==> flow/design.v <==
module rsmul (
    r_r, 
    r_i, 
    s_r, 
    mul_r, 
    mul_i
);
    input signed [5:0] r_r, r_i;
    input [1:0] s_r;
    output signed [8:0] mul_r, mul_i;
    wire signed [2:0] s;
    assign s = {1'b0, s_r};
    assign mul_r = s * r_r;
    assign mul_i = s * r_i;
endmodule
module ml_demodulator(
    i_clk,
    i_reset,
    i_trig,
    i_y_hat,
    i_r,
    i_rd_rdy,
    o_rd_vld,
    o_llr,
    o_hard_bit
);
input i_clk;
input i_reset;
input i_trig;
input [159:0] i_y_hat;
input [319:0] i_r;
input i_rd_rdy;
output o_rd_vld;
output [7:0] o_llr;
output o_hard_bit;
localparam IDLE = 0;
localparam R44_S = 4'd1;
localparam R33_S = 4'd2;
localparam R34_S = 4'd3;
localparam R22_S = 4'd4;
localparam BUF = 3'd1;
localparam CAL_AB = 3'd2;
localparam OUT = 3'd3;
localparam CAL_CD = 3'd4;
localparam CAL_EF = 3'd5;
localparam CAL_GH = 3'd6;
localparam COMPARE = 3'd7;
integer i, j, k, m, n, p, q;
wire       gclk1, gclk2, gclk3; 
wire [1:0] SQRT   = 2'b1_1;  
wire [39:0] r34, r23, r24, r12, r13, r14;
wire [19:0] r44, r33, r22, r11;
wire [39:0] y4, y3, y2, y1;
reg [9:0] r34_r_r, r24_r_r, r14_r_r, r23_r_r, r13_r_r, r12_r_r, r34_i_r, r24_i_r, r14_i_r, r23_i_r, r13_i_r, r12_i_r;
wire [9:0] r34_r_w, r24_r_w, r14_r_w, r23_r_w, r13_r_w, r12_r_w, r34_i_w, r24_i_w, r14_i_w, r23_i_w, r13_i_w, r12_i_w;
reg [9:0] r44_r_r, r33_r_r, r22_r_r, r11_r_r;
wire [9:0] r44_r_w, r33_r_w, r22_r_w, r11_r_w;
reg [7:0] y1_r_r, y2_r_r, y3_r_r, y4_r_r, y1_i_r, y2_i_r, y3_i_r, y4_i_r;
reg [7:0] y1_r_w, y2_r_w, y3_r_w, y4_r_w, y1_i_w, y2_i_w, y3_i_w, y4_i_w;
wire [8:0] rsmul_o_r, rsmul_o_i;
reg [5:0] rsmul_i_r_r, rsmul_i_r_i;
reg [1:0] rsmul_i_s_r;
reg [3:0] rs_state_r, rs_state_w;
reg [1:0] rs_count_r, rs_count_w;
reg [2:0] state_r, state_w;
reg [1:0] count_r, count_w;
reg [12:0] L_tmp_r[0:3];
reg [12:0] L_tmp_w[0:3];
reg [1:0] j2_path_r[0:3];
reg [1:0] j2_path_w[0:3];
reg [1:0] j1_path_r[0:3];
reg [1:0] j1_path_w[0:3];
reg [9:0] y_tmp_r, y_tmp_i;
reg [9:0] rs1r, rs1i, rs2r, rs2i, rs3r, rs3i, rs4r, rs4i;
reg [9:0] rs_other_r, rs_other_i;
reg signed [11:0] a, b;
reg signed [11:0] c, d;
reg signed [11:0] e[0:3];
reg signed [11:0] f[0:3];
reg signed [11:0] g[0:3];
reg signed [11:0] h[0:3];
reg [11:0] cal_tmp_r, cal_tmp_i;
reg [12:0] L_tmp1;
reg [12:0] L_tmp2;
reg [12:0] L_tmp3[0:3];
reg [12:0] L_tmp4[0:3];
reg [1:0] j3_r, j3_w, j4_r, j4_w, j2_r, j2_w, j1_r, j1_w;
reg [12:0] L_min1_r[0:3];
reg [12:0] L_min1_w[0:3];
reg [12:0] min_r;
reg [12:0] min_w;
reg [12:0] min_tmp[0:6];
reg [1:0] trace_r[0:3];
reg [1:0] trace_w[0:3];
reg [1:0] trace_tmp[0:2];
reg [143:0] output_buf_r, output_buf_w;
reg [7:0] buf_count_r, buf_count_w;
reg [7:0] buf_out_r, buf_out_w;
reg       gclk_detect_w, gclk_detect_r;
assign {r44, r34, r24, r14, r33, r23, r13, r22, r12, r11} = i_r;
assign {y4, y3, y2, y1} = i_y_hat;
assign r34_i_w = (i_trig) ? r34[39:30] : r34_i_r;
assign r34_r_w = (i_trig) ? r34[19:10] : r34_r_r;
assign r24_i_w = (i_trig) ? r24[39:30] : r24_i_r;
assign r24_r_w = (i_trig) ? r24[19:10] : r24_r_r;
assign r14_i_w = (i_trig) ? r14[39:30] : r14_i_r;
assign r14_r_w = (i_trig) ? r14[19:10] : r14_r_r;
assign r23_i_w = (i_trig) ? r23[39:32] : r23_i_r;
assign r23_r_w = (i_trig) ? r23[19:10] : r23_r_r;
assign r13_i_w = (i_trig) ? r13[39:30] : r13_i_r;
assign r13_r_w = (i_trig) ? r13[19:10] : r13_r_r;
assign r12_i_w = (i_trig) ? r12[39:30] : r12_i_r;
assign r12_r_w = (i_trig) ? r12[19:10] : r12_r_r;
assign r44_r_w = (i_trig) ? r44[19:10] : r44_r_r;
assign r33_r_w = (i_trig) ? r33[19:10] : r33_r_r;
assign r22_r_w = (i_trig) ? r22[19:10] : r22_r_r;
assign r11_r_w = (i_trig) ? r11[19:10] : r11_r_r;
assign o_llr = {o_hard_bit, 6'b0, 1'b1};
assign o_hard_bit = output_buf_r[buf_out_r];
assign o_rd_vld = i_rd_rdy & (buf_count_r != buf_out_r);
rsmul rsmul0(.r_r(rsmul_i_r_r), .r_i(rsmul_i_r_i), 
            .s_r(rsmul_i_s_r),  
            .mul_r(rsmul_o_r), .mul_i(rsmul_o_i));
always @(*) begin
    rs_state_w = rs_state_r;
    rs_count_w = rs_count_r;
    y4_i_w = y4_i_r;
    y4_r_w = y4_r_r;
    y3_i_w = y3_i_r;
    y3_r_w = y3_r_r;
    y2_i_w = y2_i_r;
    y2_r_w = y2_r_r;
    y1_i_w = y1_i_r;
    y1_r_w = y1_r_r;
    gclk_detect_w = 0;
    case (rs_state_r)
        IDLE: begin
            rsmul_i_r_i = 0;
            rsmul_i_r_r = 0;
            rsmul_i_s_r = 0;
            if (i_trig) begin
                rs_state_w = R44_S;
                y4_i_w = y4[38:33];
                y4_r_w = y4[18:13];
                y3_i_w = y3[38:33];
                y3_r_w = y3[18:13];
                y2_i_w = y2[38:33];
                y2_r_w = y2[18:13];
                y1_i_w = y1[38:33];
                y1_r_w = y1[18:13];
                gclk_detect_w = 1;
            end
            else rs_state_w = IDLE;
        end
        R44_S: begin
            gclk_detect_w = 1;
            rsmul_i_r_r = y4_r_r;
            rsmul_i_r_i = y4_i_r;
            rsmul_i_s_r = SQRT;
            y4_r_w = rsmul_o_r[7:0];
            y4_i_w = rsmul_o_i[7:0];
            rs_state_w = R33_S;
        end
        R33_S: begin
            gclk_detect_w = 1;
            rsmul_i_r_r = y3_r_r;
            rsmul_i_r_i = y3_i_r;
            rsmul_i_s_r = SQRT;
            y3_r_w = rsmul_o_r[7:0];
            y3_i_w = rsmul_o_i[7:0];
            rs_state_w = R34_S;
        end
        R34_S: begin
            gclk_detect_w = 1;
            rsmul_i_r_r = y2_r_r;
            rsmul_i_r_i = y2_i_r;
            rsmul_i_s_r = SQRT;
            y2_r_w = rsmul_o_r[7:0];
            y2_i_w = rsmul_o_i[7:0];
            rs_state_w = R22_S;
        end
        R22_S: begin
            gclk_detect_w = 1;
            rsmul_i_r_r = y1_r_r;
            rsmul_i_r_i = y1_i_r;
            rsmul_i_s_r = SQRT;
            y1_r_w = rsmul_o_r[7:0];
            y1_i_w = rsmul_o_i[7:0];
            rs_state_w = IDLE;
        end
        default: begin
            rs_state_w = rs_state_r;
            rs_count_w = rs_count_r;
            rsmul_i_r_i = 0;
            rsmul_i_r_r = 0;
            rsmul_i_s_r = 0;
        end
    endcase
end
always @(*) begin
    state_w = state_r;
    count_w = count_r;
    for (j = 0; j < 4; j = j + 1) begin
        L_tmp_w[j] = L_tmp_r[j];
        L_min1_w[j] = L_min1_r[j];
        trace_w[j] = trace_r[j];
        j2_path_w[j] = j2_path_r[j];
        j1_path_w[j] = j1_path_r[j];
    end
    j1_w = j1_r;
    j2_w = j2_r;
    j3_w = j3_r;
    j4_w = j4_r;
    min_w = min_r;
    output_buf_w = output_buf_r;
    buf_count_w = buf_count_r;
    rs4i = 0;
    y_tmp_r = 0;
    y_tmp_i = 0;
    rs_other_r = 0;
    rs_other_i = 0;
    rs4r = 0;
    case (state_r)
        IDLE: begin
            if (i_trig) begin
                state_w = BUF;
                count_w = 0;
            end
            else begin
                state_w = IDLE;
            end
        end
        BUF: begin
            if (count_r < 1) begin
                count_w = count_r + 1;
            end
            else begin
                count_w = 0;
                state_w = CAL_AB;
                j1_w = 0;
                j2_w = 0;
                j3_w = 0;
                j4_w = 0;
            end
        end
        CAL_AB: begin
            state_w = CAL_CD;
            y_tmp_r = {y4_r_r, 2'b0};
            y_tmp_i = {y4_i_r, 2'b0};
            rs4r = (r44_r_r ^ {{10{j4_r[0]}}, 1'b1});
            rs4i = (r44_r_r ^ {{10{j4_r[1]}}, 1'b1});
            rs_other_r = 0;
            rs_other_i = 0;
            a = $signed(y_tmp_r) - $signed(rs4r);
            b = $signed(y_tmp_i) - $signed(rs4i);
            if (a < 0) a = ~a;  
            if (b < 0) b = ~b;  
            L_tmp1 = a + b;
            L_tmp_w[0] = L_tmp1; 
            L_tmp_w[1] = L_tmp1; 
            L_tmp_w[2] = L_tmp1; 
            L_tmp_w[3] = L_tmp1; 
        end
        CAL_CD: begin
            state_w = CAL_EF;
            y_tmp_r = {y3_r_r, 2'b0};
            y_tmp_i = {y3_i_r, 2'b0};
            rs4r = (r34_r_r ^ {11{j4_r[0]}}) + (r34_i_r ^ {11{~j4_r[1]}});
            rs4i = (r34_r_r ^ {11{j4_r[1]}}) + (r34_i_r ^ {11{j4_r[0]}});
            cal_tmp_r = $signed(y_tmp_r) - $signed(rs4r);
            cal_tmp_i = $signed(y_tmp_i) - $signed(rs4i);
            for (m = 0; m < 4; m = m + 1) begin
                rs3r = r33_r_r ^ {11{m[0]}};
                rs3i = r33_r_r ^ {11{m[1]}};
                c = $signed(cal_tmp_r) - $signed(rs3r);
                d = $signed(cal_tmp_i) - $signed(rs3i);
                rs2r = 0;
                rs2i = 0;
                if (c < 0) c = ~c;  
                if (d < 0) d = ~d;  
                L_tmp2 = c + d;
                L_tmp_w[m] = L_tmp_r[m] + L_tmp2; 
            end
        end
        CAL_EF: begin
            j2_w = j2_r + 1;
            y_tmp_r = {y2_r_r, 2'b10};
            y_tmp_i = {y2_i_r, 2'b10};
            rs2r = r22_r_r ^ {11{j2_r[0]}};
            rs2i = r22_r_r ^ {11{j2_r[1]}};
            rs4r = (r24_r_r ^ {11{j4_r[0]}}) + (r24_i_r ^ {11{~j4_r[1]}});
            rs4i = (r24_r_r ^ {11{j4_r[1]}}) + (r24_i_r ^ {11{j4_r[0]}});
            cal_tmp_r = $signed(y_tmp_r) - $signed(rs4r) - $signed(rs2r);
            cal_tmp_i = $signed(y_tmp_i) - $signed(rs4i) - $signed(rs2i);
            for (m = 0; m < 4; m = m + 1) begin  
                rs3r = {r23_r_r ^ {{9{m[0]}}, 2'b0}} + {r23_i_r[7:0] ^ {9{~m[1]}}, 2'b00} ;
                rs3i = {r23_r_r[9:1] ^ {10{m[1]}}, 1'b0} + {r23_i_r[7:1] ^ {8{m[0]}}, 3'b0};
                e[m] = $signed(cal_tmp_r) - $signed(rs3r);
                f[m] = $signed(cal_tmp_i) - $signed(rs3i);
                if (e[m] < 0) e[m] = ~e[m];  
                if (f[m] < 0) f[m] = ~f[m];  
                L_tmp3[m] = e[m] + f[m];
                if (L_tmp3[m] <= L_min1_r[m] || j2_r == 2'b0) begin
                    L_min1_w[m] = L_tmp3[m];
                    j2_path_w[m] = j2_r;
                end
            end
            if (j2_r == 2'b11) begin
                state_w = CAL_GH;
            end
        end
        CAL_GH: begin
            if (count_r == 0 && j1_r == 0) begin
                L_tmp_w[0] = L_tmp_r[0] + L_min1_r[0];
                L_tmp_w[1] = L_tmp_r[1] + L_min1_r[1];
                L_tmp_w[2] = L_tmp_r[2] + L_min1_r[2];
                L_tmp_w[3] = L_tmp_r[3] + L_min1_r[3];
            end
            y_tmp_r = {y1_r_r, 2'b0};
            y_tmp_i = {y1_i_r, 2'b0};
            rs1r = r11_r_r ^ {11{j1_r[0]}};
            rs1i = r11_r_r ^ {11{j1_r[1]}};
            rs4r = (r14_r_r ^ {11{j4_r[0]}}) + (r14_i_r ^ {11{~j4_r[1]}});
            rs4i = (r14_r_r ^ {11{j4_r[1]}}) + (r14_i_r ^ {11{j4_r[0]}});
            cal_tmp_r = $signed(y_tmp_r) - $signed(rs4r) - $signed(rs1r);
            cal_tmp_i = $signed(y_tmp_i) - $signed(rs4i) - $signed(rs1i);
            if (count_r == 0) begin
                count_w = count_r + 1;
                for (m = 0; m < 2; m = m + 1) begin  
                    rs3r = (r13_r_r ^ {11{m[0]}}) + (r13_i_r ^ {11{~m[1]}});
                    rs3i = (r13_r_r ^ {11{m[1]}}) + (r13_i_r ^ {11{m[0]}});
                    rs2r = (r12_r_r ^ {11{j2_path_r[m][0]}}) + (r12_i_r ^ {11{~j2_path_r[m][1]}});
                    rs2i = (r12_r_r ^ {11{j2_path_r[m][1]}}) + (r12_i_r ^ {11{j2_path_r[m][0]}});
                    g[m] = $signed(cal_tmp_r) - $signed(rs2r) - $signed(rs3r);
                    h[m] = $signed(cal_tmp_i) - $signed(rs2i) - $signed(rs3i);
                    if (g[m] < 0) g[m] = ~g[m];  
                    if (h[m] < 0) h[m] = ~h[m];  
                    L_tmp4[m] = g[m] + h[m];
                    if (L_tmp4[m] <= L_min1_r[m] || j1_r == 2'b0) begin
                        L_min1_w[m] = L_tmp4[m];
                        j1_path_w[m] = j1_r;
                    end
                end
            end
            else begin
                count_w = 0;
                j1_w = j1_r + 1;
                for (m = 2; m < 4; m = m + 1) begin  
                    rs3r = (r13_r_r ^ {11{m[0]}}) + (r13_i_r ^ {11{~m[1]}});
                    rs3i = (r13_r_r ^ {11{m[1]}}) + (r13_i_r ^ {11{m[0]}});
                    rs2r = (r12_r_r ^ {11{j2_path_r[m][0]}}) + (r12_i_r ^ {11{~j2_path_r[m][1]}});
                    rs2i = (r12_r_r ^ {11{j2_path_r[m][1]}}) + (r12_i_r ^ {11{j2_path_r[m][0]}});
                    g[m] = $signed(cal_tmp_r) - $signed(rs2r) - $signed(rs3r);
                    h[m] = $signed(cal_tmp_i) - $signed(rs2i) - $signed(rs3i);
                    if (g[m] < 0) g[m] = ~g[m];  
                    if (h[m] < 0) h[m] = ~h[m];  
                    L_tmp4[m] = g[m] + h[m];
                    if (L_tmp4[m] <= L_min1_r[m] || j1_r == 2'b0) begin
                        L_min1_w[m] = L_tmp4[m];
                        j1_path_w[m] = j1_r;
                    end
                end
            end
            if (j1_r == 2'b11 && count_r[0] == 1'b1) begin
                state_w = COMPARE;
            end
        end
        COMPARE: begin
            j4_w = j4_r + 1;
            min_tmp[0] = L_tmp_r[0] + L_min1_r[0];
            min_tmp[1] = L_tmp_r[1] + L_min1_r[1];
            min_tmp[2] = L_tmp_r[2] + L_min1_r[2];
            min_tmp[3] = L_tmp_r[3] + L_min1_r[3];
            if (min_tmp[0] > min_tmp[1]) begin
                min_tmp[4] = min_tmp[1];
                trace_tmp[0] = 1;
            end
            else begin
                min_tmp[4] = min_tmp[0];
                trace_tmp[0] = 0;
            end
            if (min_tmp[2] > min_tmp[3]) begin
                min_tmp[5] = min_tmp[3];
                trace_tmp[1] = 3;
            end
            else begin
                min_tmp[5] = min_tmp[2];
                trace_tmp[1] = 2;
            end
            if (min_tmp[4] > min_tmp[5]) begin
                min_tmp[6] = min_tmp[5];
                trace_tmp[2] = trace_tmp[1];
            end
            else begin
                min_tmp[6] = min_tmp[4];
                trace_tmp[2] = trace_tmp[0];
            end
            if ((min_tmp[6] < min_r) || j4_r == 2'b0) begin
                min_w = min_tmp[6];
                trace_w[0] = j1_path_w[trace_tmp[2]];
                trace_w[1] = j2_path_r[trace_tmp[2]];
                trace_w[2] = trace_tmp[2];
                trace_w[3] = j4_r;
            end
            if (j4_r == 2'b11) begin
                state_w = OUT;
            end
            else begin
                state_w = CAL_AB;
            end
        end
        OUT: begin
            output_buf_w[buf_count_r] = trace_r[0][0];
            output_buf_w[buf_count_r + 1] = trace_r[0][1];
            output_buf_w[buf_count_r + 2] = trace_r[1][0];
            output_buf_w[buf_count_r + 3] = trace_r[1][1];
            output_buf_w[buf_count_r + 4] = trace_r[2][0];
            output_buf_w[buf_count_r + 5] = trace_r[2][1];
            output_buf_w[buf_count_r + 6] = trace_r[3][0];
            output_buf_w[buf_count_r + 7] = trace_r[3][1];
            if (buf_count_r != 8'd136) buf_count_w = buf_count_r + 8;
            else buf_count_w = 0;
            state_w = IDLE;
        end
        default: state_w = IDLE;
    endcase
end
always @(*) begin
    buf_out_w = buf_out_r;
    if (i_rd_rdy) begin
        if (o_rd_vld) begin
            if (buf_out_r == 8'd143) buf_out_w = 8'd0;
            else buf_out_w = buf_out_r + 1;
        end
    end
end
always @(posedge i_clk or posedge i_reset) begin
    if (i_reset) begin
        for (j = 0; j < 4; j = j + 1) begin
            L_tmp_r[j] <= 0;
            L_min1_r[j] <= 13'b1_1111_1111_1111;
            trace_r[j] <= 0;
            j2_path_r[j] <= 0;
            j1_path_r[j] <= 0;
        end
        r34_i_r <= 0;
        r34_r_r <= 0;
        r24_i_r <= 0;
        r24_r_r <= 0;
        r14_i_r <= 0;
        r14_r_r <= 0;
        r23_i_r <= 0;
        r23_r_r <= 0;
        r13_i_r <= 0;
        r13_r_r <= 0;
        r12_i_r <= 0;
        r12_r_r <= 0;
        r44_r_r <= 0;
        r33_r_r <= 0;
        r22_r_r <= 0;
        r11_r_r <= 0;
        y4_i_r <=  0;
        y4_r_r <=  0;
        y3_i_r <=  0;
        y3_r_r <=  0;
        y2_i_r <=  0;
        y2_r_r <=  0;
        y1_i_r <=  0;
        y1_r_r <=  0;
        rs_state_r <= IDLE;
        rs_count_r <= 0;
        state_r <= IDLE;
        count_r <= 0;
        j1_r <= 0;
        j2_r <= 0;
        j3_r <= 0;
        j4_r <= 0;
        min_r <= 0;
        output_buf_r <= 0;
        buf_count_r <= 0;
        buf_out_r <= 0;
        gclk_detect_r <= 0;
    end
    else begin
        for (j = 0; j < 4; j = j + 1) begin
            L_tmp_r[j] <= L_tmp_w[j];
            L_min1_r[j] <= L_min1_w[j];
            trace_r[j] <= trace_w[j];
            j2_path_r[j] <= j2_path_w[j];
            j1_path_r[j] <= j1_path_w[j];
        end
        r34_i_r <= r34_i_w;
        r34_r_r <= r34_r_w;
        r24_i_r <= r24_i_w;
        r24_r_r <= r24_r_w;
        r14_i_r <= r14_i_w;
        r14_r_r <= r14_r_w;
        r23_i_r <= r23_i_w;
        r23_r_r <= r23_r_w;
        r13_i_r <= r13_i_w;
        r13_r_r <= r13_r_w;
        r12_i_r <= r12_i_w;
        r12_r_r <= r12_r_w;
        r44_r_r <= r44_r_w;
        r33_r_r <= r33_r_w;
        r22_r_r <= r22_r_w;
        r11_r_r <= r11_r_w;
        y4_i_r <=  y4_i_w;
        y4_r_r <=  y4_r_w;
        y3_i_r <=  y3_i_w;
        y3_r_r <=  y3_r_w;
        y2_i_r <=  y2_i_w;
        y2_r_r <=  y2_r_w;
        y1_i_r <=  y1_i_w;
        y1_r_r <=  y1_r_w;
        rs_state_r <= rs_state_w;
        rs_count_r <= rs_count_w;
        state_r <= state_w;
        count_r <= count_w;
        j1_r <= j1_w;
        j2_r <= j2_w;
        j3_r <= j3_w;
        j4_r <= j4_w;
        min_r <= min_w;
        output_buf_r <= output_buf_w;
        buf_count_r <= buf_count_w;
        buf_out_r <= buf_out_w;
        gclk_detect_r <= gclk_detect_w;
    end
end
endmodule
==> flow/run.sh <==
#!/bin/bash
# the make line also repeats each setting of config.mk as NAME=value (left out here)
make -C /OpenROAD-flow-scripts/flow DESIGN_CONFIG=/design/flow/config.mk WORK_HOME=/design/flow/orfs CLKGATE_MAP_FILE= finish
==> flow/config.mk <==
export PLATFORM = sky130hd
export DESIGN_NAME = ml_demodulator
export DESIGN_NICKNAME = ml_demodulator
export VERILOG_FILES = /design/flow/design.v
export SDC_FILE = /design/flow/constraint.sdc
export NUM_CORES = 4
export LEC_CHECK = 0
export CAP_MARGIN = 20
export CORE_MARGIN = 2
export CORE_UTILIZATION = 72
export CTS_CLUSTER_DIAMETER = 58
export CTS_CLUSTER_SIZE = 37
export PLACE_DENSITY = 0.35
export SETUP_SLACK_MARGIN = 1.3
export SLEW_MARGIN = 20
==> flow/constraint.sdc <==
create_clock -name core_clock -period 4.47 [get_ports {i_clk}]
set_input_delay 0.8940 -clock core_clock [delete_from_list [all_inputs] [get_ports {i_clk}]]
set_output_delay 0.8940 -clock core_clock [all_outputs]
set_load 0.01 [all_outputs]
==> impl_metrics.toml, run 1 <==
# yosys + openroad results
[placement]
gp_congestion = 1.063
place_area_mm2 = 0.08091
pre_cts_slack_ns = -5.515
post-dp-hpwl_um = 208000
port-buffer-count = 212

[synth]
synthMostInstantiatedCell = "ha_1"
syn-instance-count = 7066
yosys_warnings = 19
yosysTopAreaCell = "dfrtp_1"
netlist_area_mm2 = 0.06360
mux_share = 0.07100
flop_cell = "dfrtp_1"
synthAdderAreaFrac = 0.2406
ys_types = 91
synthAoiAreaFrac = 0.1575
synth_stat.cells = 7066
async_reset_ff_frac = 1.000
top_cell_area_share = 0.1916
ys_top_logic_family = "adder cells"
synth.area.top_cells = "dfrtp_1 19%, ha_1 17%, xnor2_1 11%"
synthSimpleGateAreaFrac = 0.08984
syn_area_per_cell_um2 = 9.001
ys_seq_frac = 0.2139
numSynthFlops = 541
top_cells_by_count = "871 x ha_1, 793 x xnor2_1, 740 x inv_1"
edf_count = 0
yosys_area_mm2 = 0.06360
synth-xor-area-share = 0.1674

[status]
stop_stage = "clock tree synthesis"
tool.error = "[ERROR DPL-0038] Utilization greater than 100%, impossible to legalize"
outcome = "stopped before the end"

[die]
core_area_mm2 = 0.08797
io_pins = 494
rows = 109
fp_util = 0.7230
die_area_mm2 = 0.09073
chipWidth_um = 301.2
die_h_um = 301.2
-- per-stage QoR --
stage,utilization,cells
3_5_place_dp,0.9198,10072
2_1_floorplan,-,7071
3_3_place_gp,0.9198,10072
==> run 2: changes to the inputs <==
Settings changed: CORE_UTILIZATION 72 to 71, CTS_CLUSTER_DIAMETER 58 to 34, CTS_CLUSTER_SIZE 37 to 43, PLACE_DENSITY 0.35 to default, SETUP_SLACK_MARGIN 1.3 to 2.32.
Clock period 4.47 ns to 8.24 ns, I/O delays scaled along.
==> impl_metrics.toml, run 2 <==
# yosys + openroad results
[die]
chipWidth_um = 303.3
rows = 109
die_h_um = 303.3
die_area_mm2 = 0.09199
io_pins = 494
fp_util = 0.7186
core_area_mm2 = 0.08851

[synth]
mux_share = 0.07100
ys_seq_frac = 0.2139
async_reset_ff_frac = 1.000
synthAdderAreaFrac = 0.2406
synthAoiAreaFrac = 0.1575
synthSimpleGateAreaFrac = 0.08984
flop_cell = "dfrtp_1"
synth.area.top_cells = "dfrtp_1 19%, ha_1 17%, xnor2_1 11%"
synth-xor-area-share = 0.1674
syn-instance-count = 7066
synthMostInstantiatedCell = "ha_1"
yosys_area_mm2 = 0.06360
yosys_warnings = 19
yosysTopAreaCell = "dfrtp_1"
ys_types = 91
edf_count = 0
netlist_area_mm2 = 0.06360
synth_stat.cells = 7066
top_cell_area_share = 0.1916
syn_area_per_cell_um2 = 9.001
top_cells_by_count = "871 x ha_1, 793 x xnor2_1, 740 x inv_1"
numSynthFlops = 541
ys_top_logic_family = "adder cells"

[clock_tree]
cts.sinks = 541
cts_max_level = 3
cts_buffer_depth = 3
clock-root-buffer = "clkbuf_16"
cts_inserted_buffers = 101

[placement]
dpl.cell_count = 9227
port-buffer-count = 212
post-dp-hpwl_um = 170500
gp_congestion = 1.045

[status]
tool.error = "[ERROR GRT-0232] Routing congestion too high. Check the congestion heatmap in the GUI."
outcome = "stopped before the end"
stop_stage = "global routing"

[grt]
grtUsageTotal = 0.8809
grt_overflow = 1154
-- run 2: per-stage QoR --
stage	setup TNS [ns]	setup WS, ns	hold slack (ns)	instance area [µm²]
2_1_floorplan	-397.07	-0.8178	0.3519	64130
3_3_place_gp	-79.15	-1.460	0.4556	74420
3_5_place_dp	-109.68	-1.981	0.4549	74420
4_1_cts	-57.97	-0.9233	0.4678	80340
-- run 2: routing by layer --
layer,GRT overflow,global-route usage
met1,80,0.8514
met2,588,0.9976
met3,65,0.7984
met4,410,0.9233
met5,11,0.5057
-- run 2: repair_timing --
action / 4_1_cts
gates resized: 364
buffers inserted: 58
pin swaps: 201
hold buffers: 0
setup endpoints to repair: 140
cloned: 1
==> run 3: changes to the inputs <==
Settings changed: CORE_UTILIZATION 71 to 40, CTS_CLUSTER_DIAMETER 34 to default, CTS_CLUSTER_SIZE 43 to default, PLACE_DENSITY from default to 0.6, SETUP_SLACK_MARGIN 2.32 to 0.78.
Clock period 8.24 ns to 10.7 ns, I/O delays scaled along.
==> impl_metrics.toml, run 3 <==
# generated from flow reports
[setup_path]
r2r-end = "j2_path_r[2][0]"
crit_buf_inv = 7
critPathLaunchType = "flop"
worst-path-stages = 46
path_class = "flop to flop"
slowest_delay_ns = 0.52
cpMostUsedCell = "a21oi_1"
worstPathRequired_ns = 11.28
slowest_stage = "or4_4"
path_max_fanout = 5
r2r_slack_ns = 1.04
r2r-start = "j4_r[0]"
endpoint_kind = "flop"
cp_top_family = "adder cells"
worst-r2r-cell-count = 46
arrival_ns = 10.24
crit_path_end = "j2_path_r[2][0]"
crit_path_start = "j4_r[0]"

[job]
drv_cap = 0
tool_warnings = 396

[clock_tree]
cts_inserted_buffers = 72
cts_buffer_depth = 3
clk_latency_ns = 0.72
clk_pin_slew_ns = 0.06
cts.sinks = 541
clock-root-buffer = "clkbuf_16"
cts_tree = "done"
holdBufCountCts = 0
cts_max_level = 3

[placement]
port-buffer-count = 212
gp_congestion = 0.9500
post-dp-hpwl_um = 162000
pre_cts_slack_ns = 0.1858
dpl.cell_count = 9260

[layout]
stdcell_count = 9459
fill_cells = 15273
fin_nets = 8905
utilization = 0.4602
mi_logic_area_mm2 = 0.04742
area_delta_synth_final_pct = 14.47
regArea_mm2 = 0.01362

[synth]
synthMostInstantiatedCell = "ha_1"
numSynthFlops = 541
top_cells_by_count = "871 x ha_1, 793 x xnor2_1, 740 x inv_1"
top_cell_area_share = 0.1916
syn_area_per_cell_um2 = 9.001
synthAdderAreaFrac = 0.2406
netlist_area_mm2 = 0.06360
async_reset_ff_frac = 1.000
yosys_area_mm2 = 0.06360
synth-xor-area-share = 0.1674
synthSimpleGateAreaFrac = 0.08984
synth_stat.cells = 7066
yosysTopAreaCell = "dfrtp_1"
mux_share = 0.07100
synth.area.top_cells = "dfrtp_1 19%, ha_1 17%, xnor2_1 11%"
ys_seq_frac = 0.2139
ys_top_logic_family = "adder cells"
synthAoiAreaFrac = 0.1575
yosys_warnings = 19
ys_types = 91
flop_cell = "dfrtp_1"
syn-instance-count = 7066
edf_count = 0

[final_timing]
skew_ns = 0.04999
rsz0062_at_grt = "false"
max_freq_ghz = 0.1035
fin_crit_ns = 9.662
setup_violations = 0
relSlewSlack = 0.3045
setup_slack_ns = 1.038
tightest_slew_ns = 1.032
hold_ws_ns = 0.4749
tns_ns = 0
maxSlewViolCount = 0
hold_violations = 0
period_used_share = 0.9030

[grt]
grt_max_degree = 168
grt_overflow = 0
antenna_found_initial = 2
grt_pass1_wl_um = 300000
grtUsageTotal = 0.2394
first_global_vias = 50286

[drt]
drtIter0Drc = 3415
num_antenna_cells = 0
drc = 0
totalWireLength_um = 198500
wl_per_cell_um = 20.99
dr_total_vias = 50999
ant_nets = 0
viasPerCell = 5.392
drtPass1Iterations = 5

[die]
chipWidth_um = 402.8
fp_util = 0.4020
rows = 146
core_area_mm2 = 0.1582
io_pins = 494
die_area_mm2 = 0.1622
die_h_um = 402.8

[status]
outcome = "no timing/DRC/antenna violations"

[min_path]
hold_class = "flop to flop"
hold_depth = 0
holdPathEnd = "state_r[1]"
min_from = "state_r[2]"
## run 3: repair_timing
action | in CTS | in global routing
hold endpoints to repair | 0 | 0
pin swaps | 10 | 97
setup endpoints to repair | 67 | 98
setup buffers | 14 | 50
gates cloned | 0 | 3
resized | 35 | 215
## run 3: area by class of cell
| type | count | area share |
|---|---|---|
| Clock buffer | 97 | 0.02782 |
| Multi-Input combinational cell | 5548 | 0.6513 |
| Timing Repair Buffer | 422 | 0.05353 |
| Clock inverter | 34 | 0.006238 |
| Inverter | 745 | 0.03848 |
| Sequential cell | 541 | 0.1870 |
| Tap cell | 2072 | 0.03561 |
## run 3: layer usage
layer	up-vias	part of all wire	GRT usage
li1	24705	-	-
met1	24797	0.45	0.3299
met2	1257	0.46	0.3886
met3	240	0.054	0.03232
met4	0	0.035	0.07464
met5	-	0	0
## run 3: metrics by stage
stage          cell area (µm²)
6_report                 72800
3_5_place_dp             68530
3_3_place_gp             68530
2_1_floorplan            63630
5_1_grt                  72800
4_1_cts                  71290
==> run 4: changes to the inputs <==
Settings changed: CAP_MARGIN 20 to 15, CORE_UTILIZATION 40 to 72, CTS_CLUSTER_DIAMETER from default to 192, CTS_CLUSTER_SIZE from default to 96, HOLD_SLACK_MARGIN from default to -0.09, SETUP_SLACK_MARGIN 0.78 to default.
Clock period 10.7 ns to 6.83 ns, I/O delays scaled along.
==> impl_metrics.toml, run 4 <==
# yosys + openroad results
[die]
chipWidth_um = 301.2
die_area_mm2 = 0.09073
core_area_mm2 = 0.08797
die_h_um = 301.2
rows = 109
io_pins = 494
fp_util = 0.7230

[placement]
place_area_mm2 = 0.07906
post-dp-hpwl_um = 194000
gp_congestion = 1.037
port-buffer-count = 212

[synth]
synthMostInstantiatedCell = "ha_1"
yosys_warnings = 19
syn_area_per_cell_um2 = 9.001
top_cells_by_count = "871 x ha_1, 793 x xnor2_1, 740 x inv_1"
yosys_area_mm2 = 0.06360
synthAoiAreaFrac = 0.1575
edf_count = 0
synth_stat.cells = 7066
yosysTopAreaCell = "dfrtp_1"
synthSimpleGateAreaFrac = 0.08984
ys_types = 91
top_cell_area_share = 0.1916
flop_cell = "dfrtp_1"
ys_top_logic_family = "adder cells"
syn-instance-count = 7066
synth.area.top_cells = "dfrtp_1 19%, ha_1 17%, xnor2_1 11%"
synth-xor-area-share = 0.1674
ys_seq_frac = 0.2139
async_reset_ff_frac = 1.000
synthAdderAreaFrac = 0.2406
netlist_area_mm2 = 0.06360
numSynthFlops = 541
mux_share = 0.07100

[status]
tool.error = "[ERROR GRT-0116] Global routing finished with congestion. Check the congestion regions in the DRC Viewer."
outcome = "stopped before the end"
stop_stage = "global routing"

[clock_tree]
cts_max_level = 1
cts.sinks = 541
cts_inserted_buffers = 12
holdBufCountCts = 0
clock-root-buffer = "clkbuf_16"
cts_buffer_depth = 3

[grt]
grtUsageTotal = 0.8131
grt_overflow = 245
-- run 4: timing repair --
item	in CTS
cloned	5
resized	574
setup buffers	115
pin swaps	251
setup endpoints to repair	140
-- run 4: per-layer routing --
metal  global-route usage  GRT overflow
met5               0.3608             4
met4               0.8284           103
met3               0.6881             8
met2               0.9651           128
met1               0.7980             2
-- run 4: stage by stage --
stage	setup slack (ns)	hold slack (ns)	instances
2_1_floorplan	-2.228	0.3519	7071
3_3_place_gp	-2.362	0.4569	9833
3_5_place_dp	-3.111	0.4624	9833
4_1_cts	-2.542	0.5105	9969
==> run 5: changes to the inputs <==
Settings changed: CAP_MARGIN 15 to 20, CTS_CLUSTER_DIAMETER 192 to default, CTS_CLUSTER_SIZE 96 to default, HOLD_SLACK_MARGIN -0.09 to -0.08, PLACE_DENSITY 0.6 to default, SETUP_SLACK_MARGIN from default to -0.54.
Clock period 6.83 ns to 8.51 ns, I/O delays scaled along.
==> impl_metrics.toml, run 5 <==
# yosys + openroad results
[synth]
top_cells_by_count = "871 x ha_1, 793 x xnor2_1, 740 x inv_1"
syn_area_per_cell_um2 = 9.001
synth-xor-area-share = 0.1674
top_cell_area_share = 0.1916
synthSimpleGateAreaFrac = 0.08984
yosys_area_mm2 = 0.06360
async_reset_ff_frac = 1.000
numSynthFlops = 541
edf_count = 0
synthAoiAreaFrac = 0.1575
synth_stat.cells = 7066
flop_cell = "dfrtp_1"
yosys_warnings = 19
ys_types = 91
yosysTopAreaCell = "dfrtp_1"
syn-instance-count = 7066
mux_share = 0.07100
synthMostInstantiatedCell = "ha_1"
ys_top_logic_family = "adder cells"
ys_seq_frac = 0.2139
synth.area.top_cells = "dfrtp_1 19%, ha_1 17%, xnor2_1 11%"
synthAdderAreaFrac = 0.2406
netlist_area_mm2 = 0.06360

[clock_tree]
cts.sinks = 541
cts_max_level = 3
cts_buffer_depth = 3
cts_inserted_buffers = 66
clock-root-buffer = "clkbuf_16"

[placement]
port-buffer-count = 212
place_area_mm2 = 0.07380
post-dp-hpwl_um = 171300
gp_congestion = 1.055
dpl.cell_count = 9150

[die]
core_area_mm2 = 0.08797
die_area_mm2 = 0.09073
rows = 109
chipWidth_um = 301.2
die_h_um = 301.2
fp_util = 0.7230
io_pins = 494

[status]
tool.error = "[ERROR GRT-0232] Routing congestion too high. Check the congestion heatmap in the GUI."
stop_stage = "global routing"
outcome = "stopped before the end"

[grt]
grtUsageTotal = 0.6885
grt_overflow = 12
run 5: timing repair:
item / 4_1_cts
buffers inserted: 51
hold buffers: 0
pin swaps: 127
gates resized: 215
setup endpoints to repair: 67
gates cloned: 1
run 5: through the flow:
stage | hold WS, ns | worst slack, ns
4_1_cts | 0.4827 | -0.9186
3_5_place_dp | 0.4690 | -1.610
3_3_place_gp | 0.4481 | -1.258
2_1_floorplan | 0.3519 | -0.6495
run 5: layer usage:
layer	overflow	GRT usage
met1	0	0.6894
met2	2	0.8842
met3	0	0.4983
met4	10	0.6712
met5	0	0.2566
==> run 6: changes to the inputs <==
Settings changed: CAP_MARGIN 20 to 0, CORE_ASPECT_RATIO from default to 0.5, CORE_UTILIZATION 72 to 61, HOLD_SLACK_MARGIN -0.08 to default, PLACE_DENSITY from default to 0.6, SETUP_SLACK_MARGIN -0.54 to default.
Clock period 8.51 ns to 11.0 ns, I/O delays scaled along.
==> impl_metrics.toml, run 6 <==
# generated from flow reports
[drt]
drtPass1Iterations = 6
wl_per_cell_um = 22.69
drtIter0Drc = 4632
drc = 0
dr_total_vias = 51810
totalWireLength_um = 196700
viasPerCell = 5.976
ant_nets = 0

[synth]
ys_top_logic_family = "adder cells"
synthMostInstantiatedCell = "ha_1"
synthSimpleGateAreaFrac = 0.08984
syn-instance-count = 7066
yosys_area_mm2 = 0.06360
top_cells_by_count = "871 x ha_1, 793 x xnor2_1, 740 x inv_1"
ys_seq_frac = 0.2139
mux_share = 0.07100
netlist_area_mm2 = 0.06360
edf_count = 0
synth_stat.cells = 7066
ys_types = 91
numSynthFlops = 541
syn_area_per_cell_um2 = 9.001
top_cell_area_share = 0.1916
flop_cell = "dfrtp_1"
yosys_warnings = 19
synth.area.top_cells = "dfrtp_1 19%, ha_1 17%, xnor2_1 11%"
synthAdderAreaFrac = 0.2406
synth-xor-area-share = 0.1674
async_reset_ff_frac = 1.000
yosysTopAreaCell = "dfrtp_1"
synthAoiAreaFrac = 0.1575

[layout]
area_delta_synth_final_pct = 9.472
mi_logic_area_mm2 = 0.04650
fill_cells = 8314
fin_nets = 8796
stdcell_count = 8670
utilization = 0.6759
regArea_mm2 = 0.01362

[setup_path]
slowest_delay_ns = 0.64
path_class = "flop to flop"
worst-r2r-cell-count = 43
cpMostUsedCell = "ha_1"
endpoint_kind = "flop"
crit_path_start = "j4_r[1]"
arrival_ns = 11.13
r2r_slack_ns = 0.47
critPathLaunchType = "flop"
worst-path-stages = 43
r2r-start = "j4_r[1]"
slowest_stage = "dfrtp_4"
path_max_fanout = 23
crit_buf_inv = 4
crit_path_end = "L_min1_r[1][0]"
r2r-end = "L_min1_r[1][0]"
cp_top_family = "adder cells"
worstPathRequired_ns = 11.60

[grt]
grt_use_met1 = 0.4889
first_global_vias = 52127
grt_util_met2 = 0.5793
antenna_found_initial = 4
grt_pass1_wl_um = 300400
grt.met3_usage = 0.05611
grtUsageTotal = 0.3649
grt_max_degree = 142
grt_overflow = 0
busiest_layer = "met2"

[clock_tree]
cts_buffer_depth = 3
cts_max_level = 2
clk_latency_ns = 0.70
cts_tree = "done"
cts_inserted_buffers = 54
clock-root-buffer = "clkbuf_16"
cts.sinks = 541
clk_pin_slew_ns = 0.07

[final_timing]
maxSlewViolCount = 0
period_used_share = 0.9575
tightest_slew_ns = 1.112
relSlewSlack = 0.2395
max_freq_ghz = 0.09495
hold_violations = 0
skew_ns = 0.05893
setup_violations = 0
tns_ns = 0
fin_crit_ns = 10.53

[job]
drv_cap = 0
tool_warnings = 399

[status]
outcome = "no timing/DRC/antenna violations"

[min_path]
hold_depth = 2
holdPathEnd = "output_buf_r[31]"
min_from = "output_buf_r[31]"
hold_class = "flop to flop"

[placement]
port-buffer-count = 212
post-dp-hpwl_um = 161800
gp_congestion = 1.048
dpl.cell_count = 8560

[die]
chipWidth_um = 460.7
rows = 83
die_area_mm2 = 0.1070
core_area_mm2 = 0.1030
fp_util = 0.6174
die_h_um = 232.3
io_pins = 494
run 6: metal layers:
metal / part of all wire / up-vias
met5: 0 / -
met4: 0.055 / 0
met3: 0.064 / 411
met2: 0.44 / 1660
met1: 0.44 / 25299
li1: - / 24440
run 6: metrics by stage:
step / hold slack (ns) / cell area (µm²) / setup WS, ns
3_5_place_dp: 0.4536 / 67420 / 0.2287
5_1_grt: 0.4913 / 69620 / -0.1187
6_report: 0.4801 / 69630 / 0.4680
4_1_cts: 0.4796 / 69300 / 0.2144
3_3_place_gp: 0.4555 / 67420 / 0.3963
2_1_floorplan: 0.3519 / 63620 / 0.7189
run 6: cell type report:
class,count,area share
diodes,3,0.0001078
clock buffers,78,0.02200
clock inverters,22,0.004996
inverters,745,0.04022
multi-input cells,5547,0.6679
flip-flops and latches,541,0.1956
well taps,1402,0.02519
repair buffers,332,0.04405
run 6: timing repair:
item / 4_1_cts / 5_1_grt
hold buffers: 0 / 0
setup endpoints to repair: 0 / 67
resized: 0 / 33
setup buffers: 0 / 7
==> run 7: changes to the inputs <==
Settings changed: CAP_MARGIN 0 to 20, CORE_ASPECT_RATIO 0.5 to default, CORE_UTILIZATION 61 to 72, CTS_CLUSTER_DIAMETER from default to 318, CTS_CLUSTER_SIZE from default to 37, PLACE_DENSITY 0.6 to default, PLACE_DENSITY_LB_ADDON from default to 0.12, SETUP_SLACK_MARGIN from default to 1.3, TNS_END_PERCENT from default to 5.
Clock period 11.0 ns to 4.47 ns, I/O delays scaled along.
==> impl_metrics.toml, run 7 <==
# yosys + openroad results
[status]
outcome = "stopped before the end"
stop_stage = "global routing"
tool.error = "[ERROR GRT-0116] Global routing finished with congestion. Check the congestion regions in the DRC Viewer."

[synth]
mux_share = 0.07100
synth-xor-area-share = 0.1674
syn_area_per_cell_um2 = 9.001
yosysTopAreaCell = "dfrtp_1"
synth.area.top_cells = "dfrtp_1 19%, ha_1 17%, xnor2_1 11%"
edf_count = 0
flop_cell = "dfrtp_1"
ys_types = 91
async_reset_ff_frac = 1.000
synthSimpleGateAreaFrac = 0.08984
synthAoiAreaFrac = 0.1575
syn-instance-count = 7066
synth_stat.cells = 7066
ys_top_logic_family = "adder cells"
synthMostInstantiatedCell = "ha_1"
synthAdderAreaFrac = 0.2406
yosys_area_mm2 = 0.06360
numSynthFlops = 541
netlist_area_mm2 = 0.06360
top_cells_by_count = "871 x ha_1, 793 x xnor2_1, 740 x inv_1"
ys_seq_frac = 0.2139
top_cell_area_share = 0.1916
yosys_warnings = 19

[die]
core_area_mm2 = 0.08797
io_pins = 494
die_area_mm2 = 0.09073
fp_util = 0.7230
die_h_um = 301.2
chipWidth_um = 301.2
rows = 109

[placement]
port-buffer-count = 212
pre_cts_slack_ns = -5.535
gp_congestion = 1.078
post-dp-hpwl_um = 203200
dpl.cell_count = 10073
place_area_mm2 = 0.08087

[clock_tree]
holdBufCountCts = 0
cts_inserted_buffers = 18
cts_buffer_depth = 3
cts.sinks = 541
cts_max_level = 1
clock-root-buffer = "clkbuf_16"

[grt]
grtUsageTotal = 0.8379
grt_overflow = 376
[run 7: metal layers]
layer	GRT usage	GRT overflow
met5	0.4931	4
met4	0.8265	154
met1	0.8245	14
met3	0.7446	23
met2	0.9649	181
[run 7: per-stage QoR]
step | util | hold WS (ns)
2_1_floorplan | - | 0.3519
3_3_place_gp | 0.9194 | 0.4450
3_5_place_dp | 0.9194 | 0.4511
4_1_cts | 0.9490 | 0.4973
[run 7: repair_timing]
action	4_1_cts
pin swaps	153
endpoints found under the setup margin	299
gates cloned	1
buffers inserted	45
resized	367
==> run 8: changes to the inputs <==
Settings changed: CELL_PAD_IN_SITES_GLOBAL_PLACEMENT from default to 0, CTS_CLUSTER_DIAMETER 318 to default, CTS_CLUSTER_SIZE 37 to 41, GPL_ROUTABILITY_DRIVEN from default to 0, MAX_ROUTING_LAYER from default to met4, PLACE_DENSITY from default to 0.63, PLACE_DENSITY_LB_ADDON 0.12 to default, SETUP_SLACK_MARGIN 1.3 to default, TNS_END_PERCENT 5 to 20.
Clock period 4.47 ns to 8.85 ns, I/O delays scaled along.
==> impl_metrics.toml, run 8 <==
# generated from flow reports
[status]
outcome = "complete, but fails checks"
failed_checks = "capacitance limit, slew limit, setup timing"

[drt]
dr_total_vias = 65089
drc = 0
drtIter0Drc = 10519
wl_per_cell_um = 28.87
ant_nets = 0
viasPerCell = 7.045
totalWireLength_um = 266800
drtPass1Iterations = 22

[job]
tool_warnings = 403
drv_cap = 3

[synth]
top_cell_area_share = 0.1916
edf_count = 0
syn-instance-count = 7066
synth_stat.cells = 7066
synthSimpleGateAreaFrac = 0.08984
synthAoiAreaFrac = 0.1575
synthMostInstantiatedCell = "ha_1"
yosys_area_mm2 = 0.06360
async_reset_ff_frac = 1.000
yosys_warnings = 19
yosysTopAreaCell = "dfrtp_1"
syn_area_per_cell_um2 = 9.001
netlist_area_mm2 = 0.06360
flop_cell = "dfrtp_1"
numSynthFlops = 541
synth.area.top_cells = "dfrtp_1 19%, ha_1 17%, xnor2_1 11%"
synth-xor-area-share = 0.1674
mux_share = 0.07100
top_cells_by_count = "871 x ha_1, 793 x xnor2_1, 740 x inv_1"
ys_types = 91
synthAdderAreaFrac = 0.2406
ys_top_logic_family = "adder cells"
ys_seq_frac = 0.2139

[setup_path]
r2r-end = "L_min1_r[0][1]"
cpMostUsedCell = "buf_6"
crit_path_end = "L_min1_r[0][1]"
worst-path-stages = 43
arrival_ns = 11.76
crit_path_start = "j4_r[0]"
path_class = "flop to flop"
worst-r2r-cell-count = 43
slowest_stage = "fa_1"
critPathLaunchType = "flop"
path_max_fanout = 4
worstPathRequired_ns = 9.46
endpoint_kind = "flop"
crit_buf_inv = 9
r2r-start = "j4_r[0]"
slowest_delay_ns = 0.75
r2r_slack_ns = -2.30
cp_top_family = "adder cells"

[die]
chipWidth_um = 301.2
io_pins = 494
rows = 109
die_area_mm2 = 0.09073
fp_util = 0.7230
die_h_um = 301.2
core_area_mm2 = 0.08797

[placement]
post-dp-hpwl_um = 160100
port-buffer-count = 212
dpl.cell_count = 8986
pre_cts_slack_ns = -0.9798

[layout]
stdcell_count = 9239
fin_nets = 9583
area_delta_synth_final_pct = 24.26
fill_cells = 3845

[clock_tree]
clock-root-buffer = "clkbuf_16"
clk_pin_slew_ns = 0.07
cts_inserted_buffers = 66
clk_latency_ns = 0.72
cts_max_level = 3
cts.sinks = 541
cts_tree = "done"
holdBufCountCts = 0
cts_buffer_depth = 3

[grt]
grt_max_degree = 163
first_global_vias = 59588
grtUsageTotal = 0.4929
grt_pass1_wl_um = 334600
grt_overflow = 0
antenna_found_initial = 11

[final_timing]
maxSlewViolCount = 7
setup_violations = 77
setup_slack_ns = -2.299
period_used_share = 1.260
hold_violations = 0
fin_crit_ns = 11.15
skew_ns = 0.04124
rsz0062_at_grt = "true"
tightest_slew_ns = 1.762
max_freq_ghz = 0.08969
relSlewSlack = -0.1744

[min_path]
hold_depth = 2
min_from = "output_buf_r[11]"
holdPathEnd = "output_buf_r[11]"
hold_class = "flop to flop"
run 8: area by class of cell:
| type | count | area (µm²) | share of cell area |
|---|---|---|---|
| Multi-Input combinational cell | 5547 | 49640 | 0.6281 |
| Sequential cell | 541 | 13620 | 0.1723 |
| Timing Repair Buffer | 1107 | 9259 | 0.1172 |
| Inverter | 745 | 2813 | 0.03559 |
| Clock buffer | 88 | 1804 | 0.02283 |
| Tap cell | 1165 | 1458 | 0.01844 |
| Clock inverter | 29 | 401.6 | 0.005082 |
| Antenna cell | 17 | 42.54 | 0.0005383 |
run 8: metal layers:
metal / up-vias / share of wire / global-route usage
li1: 26064 / - / -
met2: 5885 / 0.41 / 0.7449
met1: 30388 / 0.32 / 0.5834
met5: - / 0 / -
met4: 0 / 0.12 / 0.3239
met3: 2752 / 0.15 / 0.1246
run 8: what timing repair did:
item	CTS	global route
gates cloned	0	1
pin swaps	260	155
setup endpoints to repair	68	106
setup buffers	74	52
gates resized	322	282
run 8: per-stage QoR:
stage / hold WS (ns) / area, µm² / utilization / TNS (ns)
after floorplan: 0.3519 / 64060 / - / -123.47
final: 0.4765 / 79030 / 0.8984 / -131.40
after detailed placement: 0.4575 / 72550 / 0.8248 / -54.27
after global routing: 0.4929 / 79030 / 0.8984 / -140.11
after CTS: 0.4730 / 77000 / 0.8754 / -20.37
after global placement: 0.4547 / 72550 / 0.8248 / -40.70
==> run 9: changes to the inputs <==
Settings changed: CAP_MARGIN 20 to 15, CELL_PAD_IN_SITES_DETAIL_PLACEMENT from default to 0, CELL_PAD_IN_SITES_GLOBAL_PLACEMENT 0 to 2, CORE_MARGIN 2 to 7, CORE_UTILIZATION 72 to 23, CTS_CLUSTER_SIZE 41 to 75, GPL_ROUTABILITY_DRIVEN 0 to 1, HOLD_SLACK_MARGIN from default to 0.11, PLACE_DENSITY 0.63 to 0.84, SETUP_SLACK_MARGIN from default to 0.0, SLEW_MARGIN 20 to 30, TNS_END_PERCENT 20 to 40.
Clock period 8.85 ns to 11.0 ns, I/O delays scaled along.
==> impl_metrics.toml, run 9 <==
# generated from flow reports
[status]
outcome = "no timing/DRC/antenna violations"

[grt]
first_global_vias = 50766
grt_max_degree = 148
antenna_found_initial = 5
grt_overflow = 0
grt_pass1_wl_um = 316600
grtUsageTotal = 0.1441

[setup_path]
critPathLaunchType = "flop"
r2r-end = "j1_path_r[1][1]"
cp_top_family = "AND-OR/OR-AND gates"
cpMostUsedCell = "a21oi_1"
worst-path-stages = 41
crit_buf_inv = 4
crit_path_start = "j4_r[1]"
path_class = "flop to flop"
worst-r2r-cell-count = 41
crit_path_end = "j1_path_r[1][1]"
r2r-start = "j4_r[1]"
endpoint_kind = "flop"
slowest_stage = "dfrtp_4"
arrival_ns = 11.01
r2r_slack_ns = 0.54
slowest_delay_ns = 0.64
path_max_fanout = 23
worstPathRequired_ns = 11.55

[synth]
synthMostInstantiatedCell = "ha_1"
top_cells_by_count = "871 x ha_1, 793 x xnor2_1, 740 x inv_1"
mux_share = 0.07100
synth_stat.cells = 7066
ys_top_logic_family = "adder cells"
syn_area_per_cell_um2 = 9.001
synth.area.top_cells = "dfrtp_1 19%, ha_1 17%, xnor2_1 11%"
synthAoiAreaFrac = 0.1575
flop_cell = "dfrtp_1"
syn-instance-count = 7066
yosys_warnings = 19
top_cell_area_share = 0.1916
synthAdderAreaFrac = 0.2406
async_reset_ff_frac = 1.000
netlist_area_mm2 = 0.06360
synthSimpleGateAreaFrac = 0.08984
yosys_area_mm2 = 0.06360
yosysTopAreaCell = "dfrtp_1"
ys_seq_frac = 0.2139
numSynthFlops = 541
synth-xor-area-share = 0.1674
edf_count = 0
ys_types = 91

[placement]
place_area_mm2 = 0.07032
post-dp-hpwl_um = 177000
gp_congestion = 0.9539
pre_cts_slack_ns = 0.2271
port-buffer-count = 212

[final_timing]
relSlewSlack = 0.2938
setup_violations = 0
period_used_share = 0.9511
setup_slack_ns = 0.5379
hold_violations = 0
fin_crit_ns = 10.46
tightest_slew_ns = 1.051
hold_ws_ns = 0.4702
skew_ns = 0.04969
max_freq_ghz = 0.09558
maxSlewViolCount = 0

[clock_tree]
cts_tree = "done"
cts_inserted_buffers = 70
clock-root-buffer = "clkbuf_16"
holdBufCountCts = 0
cts_buffer_depth = 3
cts.sinks = 541
clk_latency_ns = 0.70
cts_max_level = 3
clk_pin_slew_ns = 0.06

[drt]
ant_nets = 0
drc = 0
drtIter0Drc = 3301
totalWireLength_um = 212100
viasPerCell = 4.604
drtPass1Iterations = 6
dr_total_vias = 50556
wl_per_cell_um = 19.31

[job]
drv_cap = 0
tool_warnings = 398

[min_path]
hold_depth = 0
hold_class = "flop to flop"
holdPathEnd = "state_r[1]"
min_from = "state_r[2]"

[die]
chipWidth_um = 539.9
io_pins = 494
core_area_mm2 = 0.2743
die_area_mm2 = 0.2914
rows = 192
die_h_um = 539.9
fp_util = 0.2318

[layout]
area_delta_synth_final_pct = 14.68
utilization = 0.2659
postLayoutCellArea_mm2 = 0.07294
fin_nets = 8805
[run 9: final cells by class]
| type | count | area [µm²] |
|---|---|---|
| Fill cell | 29543 | 201400 |
| Multi-Input combinational cell | 5547 | 46400 |
| Sequential cell | 541 | 13620 |
| Tap cell | 3686 | 4612 |
| Timing Repair Buffer | 325 | 3068 |
| Inverter | 745 | 2800 |
| Clock buffer | 99 | 2001 |
| Clock inverter | 30 | 422.9 |
| Antenna cell | 7 | 17.52 |
[run 9: repair_timing]
action,4_1_cts,5_1_grt
endpoints found under the setup margin,0,62
gates resized,0,21
setup buffers,0,1
hold endpoints to repair,0,0
[run 9: per-layer routing]
metal,GRT usage,vias up,share of wire
met5,-,-,0
met4,0.04880,0,0.038
met3,0.01594,247,0.044
met2,0.2285,1245,0.45
met1,0.1917,24549,0.47
li1,-,24515,-
[run 9: stage by stage]
step / cells / TNS [ns]
final: 10980 / 0
after global placement: 10842 / 0
after global routing: 10976 / -0.02000
after floorplan: 7071 / 0
after detailed placement: 10842 / 0
after CTS: 10971 / 0
==> run 10: changes to the inputs <==
Settings changed: CELL_PAD_IN_SITES_DETAIL_PLACEMENT 0 to 1, CELL_PAD_IN_SITES_GLOBAL_PLACEMENT 2 to 1, CTS_CLUSTER_SIZE 75 to default, PLACE_DENSITY 0.84 to 0.68, SETUP_SLACK_MARGIN 0.0 to -0.57.
Clock period 11.0 ns to 12.2 ns, I/O delays scaled along.
==> impl_metrics.toml, run 10 <==
# generated from flow reports
[status]
outcome = "no timing/DRC/antenna violations"

[final_timing]
rsz0062_at_grt = "false"
period_used_share = 0.9408
tns_ns = 0
hold_ws_ns = 0.4711
skew_ns = 0.03710
hold_violations = 0
max_freq_ghz = 0.08712
relSlewSlack = 0.2799
tightest_slew_ns = 1.080
setup_violations = 0
fin_crit_ns = 11.48
maxSlewViolCount = 0

[clock_tree]
cts_max_level = 3
ctsResizeCount = 0
cts_buffer_depth = 3
postCtsSetupRepairBufs = 0
cts.sinks = 541
clk_pin_slew_ns = 0.07
clk_latency_ns = 0.71
holdBufCountCts = 0
cts_inserted_buffers = 72
cts_tree = "done"
clock-root-buffer = "clkbuf_16"

[setup_path]
r2r-start = "j4_r[0]"
crit_path_end = "L_min1_r[3][0]"
worst-r2r-cell-count = 40
crit_path_start = "j4_r[0]"
path_class = "flop to flop"
cpMostUsedCell = "fa_1"
arrival_ns = 12.11
slowest_delay_ns = 0.78
path_max_fanout = 23
worstPathRequired_ns = 12.83
crit_buf_inv = 4
cp_top_family = "adder cells"
slowest_stage = "xor2_1"
worst-path-stages = 40
r2r-end = "L_min1_r[3][0]"
critPathLaunchType = "flop"
endpoint_kind = "flop"
r2r_slack_ns = 0.72

[die]
die_area_mm2 = 0.2914
core_area_mm2 = 0.2743
io_pins = 494
die_h_um = 539.9
chipWidth_um = 539.9
rows = 192
fp_util = 0.2318

[job]
tool_warnings = 397
drv_cap = 0

[synth]
async_reset_ff_frac = 1.000
flop_cell = "dfrtp_1"
ys_top_logic_family = "adder cells"
netlist_area_mm2 = 0.06360
ys_seq_frac = 0.2139
edf_count = 0
top_cell_area_share = 0.1916
synth.area.top_cells = "dfrtp_1 19%, ha_1 17%, xnor2_1 11%"
synthMostInstantiatedCell = "ha_1"
yosysTopAreaCell = "dfrtp_1"
top_cells_by_count = "871 x ha_1, 793 x xnor2_1, 740 x inv_1"
syn_area_per_cell_um2 = 9.001
yosys_area_mm2 = 0.06360
synthSimpleGateAreaFrac = 0.08984
synth_stat.cells = 7066
ys_types = 91
synth-xor-area-share = 0.1674
mux_share = 0.07100
synthAdderAreaFrac = 0.2406
synthAoiAreaFrac = 0.1575
syn-instance-count = 7066
numSynthFlops = 541
yosys_warnings = 19

[layout]
regArea_mm2 = 0.01362
area_delta_synth_final_pct = 14.43
stdcell_count = 10961
fin_nets = 8790
utilization = 0.2653
mi_logic_area_mm2 = 0.04632
fill_cells = 32267

[placement]
dpl.cell_count = 10826
port-buffer-count = 212
gp_congestion = 0.9303
post-dp-hpwl_um = 188600

[grt]
antenna_found_initial = 5
grtUsageTotal = 0.1552
grt_max_degree = 163
first_global_vias = 55974
grt_overflow = 0
grt_pass1_wl_um = 343500

[drt]
totalWireLength_um = 227100
drtPass1Iterations = 5
drtIter0Drc = 2595
ant_nets = 0
dr_total_vias = 51945
viasPerCell = 4.739
wl_per_cell_um = 20.72
drc = 0

[min_path]
hold_class = "flop to flop"
min_from = "output_buf_r[34]"
hold_depth = 2
holdPathEnd = "output_buf_r[34]"
==> run 10: layer usage <==
layer	routed length [µm]	share of wire	GRT usage	vias up
li1	-	-	-	24428
met1	103100	0.45	0.1978	26294
met2	106500	0.47	0.2562	962
met3	8483	0.037	0.01701	261
met4	9017	0.040	0.05392	0
met5	0	0	-	-
==> run 10: stage by stage <==
stage                     instance area [µm²]  setup WS [ns]
after detailed placement                70190         0.7359
after global routing                    72770         0.1077
after CTS                               72720         0.6836
after floorplan                         63620          1.919
final                                   72780         0.7220
after global placement                  70160         0.9268
==> run 10: layout make-up <==
cell class | count | area share
antenna | 4 | 0.0001375
clock buffer | 99 | 0.02766
clock inverter | 31 | 0.007014
inverter | 745 | 0.03848
multi-input combinational | 5547 | 0.6364
sequential | 541 | 0.1871
tap | 3686 | 0.06337
timing repair buffer | 308 | 0.03983
==> run 11: changes to the inputs <==
Settings changed: CAP_MARGIN 15 to 20, CELL_PAD_IN_SITES_DETAIL_PLACEMENT 1 to default, CELL_PAD_IN_SITES_GLOBAL_PLACEMENT 1 to default, CORE_ASPECT_RATIO from default to 1.83, CORE_MARGIN 7 to 2, CORE_UTILIZATION 23 to 71, CTS_CLUSTER_DIAMETER from default to 59, CTS_CLUSTER_SIZE from default to 31, GPL_TIMING_DRIVEN from default to 0, HOLD_SLACK_MARGIN 0.11 to default, MAX_ROUTING_LAYER met4 to default, PLACE_DENSITY 0.68 to default, PLACE_DENSITY_LB_ADDON from default to 0.1, SETUP_SLACK_MARGIN -0.57 to 1.41, SLEW_MARGIN 30 to 20, TNS_END_PERCENT 40 to 15.
Clock period 12.2 ns to 7.2 ns, I/O delays scaled along.
==> impl_metrics.toml, run 11 <==
# yosys + openroad results
[synth]
netlist_area_mm2 = 0.06360
synth-xor-area-share = 0.1674
numSynthFlops = 541
flop_cell = "dfrtp_1"
synthAoiAreaFrac = 0.1575
ys_seq_frac = 0.2139
yosysTopAreaCell = "dfrtp_1"
edf_count = 0
synth_stat.cells = 7066
syn_area_per_cell_um2 = 9.001
synthMostInstantiatedCell = "ha_1"
yosys_warnings = 19
top_cells_by_count = "871 x ha_1, 793 x xnor2_1, 740 x inv_1"
ys_types = 91
synthSimpleGateAreaFrac = 0.08984
syn-instance-count = 7066
async_reset_ff_frac = 1.000
ys_top_logic_family = "adder cells"
top_cell_area_share = 0.1916
mux_share = 0.07100
synthAdderAreaFrac = 0.2406
yosys_area_mm2 = 0.06360
synth.area.top_cells = "dfrtp_1 19%, ha_1 17%, xnor2_1 11%"

[die]
chipWidth_um = 225.2
die_h_um = 408.9
die_area_mm2 = 0.09210
fp_util = 0.7155
core_area_mm2 = 0.08889
rows = 148
io_pins = 494

[grt]
grtUsageTotal = 0.6662
grt_overflow = 207

[placement]
gp_congestion = 1.138
post-dp-hpwl_um = 192200
port-buffer-count = 211

[clock_tree]
clock-root-buffer = "clkbuf_16"
cts_inserted_buffers = 36
holdBufCountCts = 0
cts_buffer_depth = 3
cts_max_level = 2
cts.sinks = 541

[status]
tool.error = "[ERROR GRT-0116] Global routing finished with congestion. Check the congestion regions in the DRC Viewer."
outcome = "stopped before the end"
stop_stage = "global routing"
-- run 11: stage by stage --
step / instances / instance area, µm² / util / setup WS (ns)
CTS: 8665 / 73180 / 0.8233 / -2.346
floorplan: 7071 / 64060 / - / -1.858
global placement: 8407 / 67580 / 0.7603 / -5.125
detailed placement: 8425 / 67970 / 0.7647 / -4.106
-- run 11: timing repair --
item                                   4_1_cts
setup endpoints to repair                  142
setup buffers                              171
gates resized                              446
gates cloned                                 3
pin swaps                                  213
endpoints found under the hold margin        0
-- run 11: layer usage --
| layer | global-route usage | overflow |
|---|---|---|
| met5 | 0.1113 | 0 |
| met4 | 0.7112 | 101 |
| met3 | 0.4217 | 2 |
| met2 | 0.9070 | 102 |
| met1 | 0.6432 | 2 |
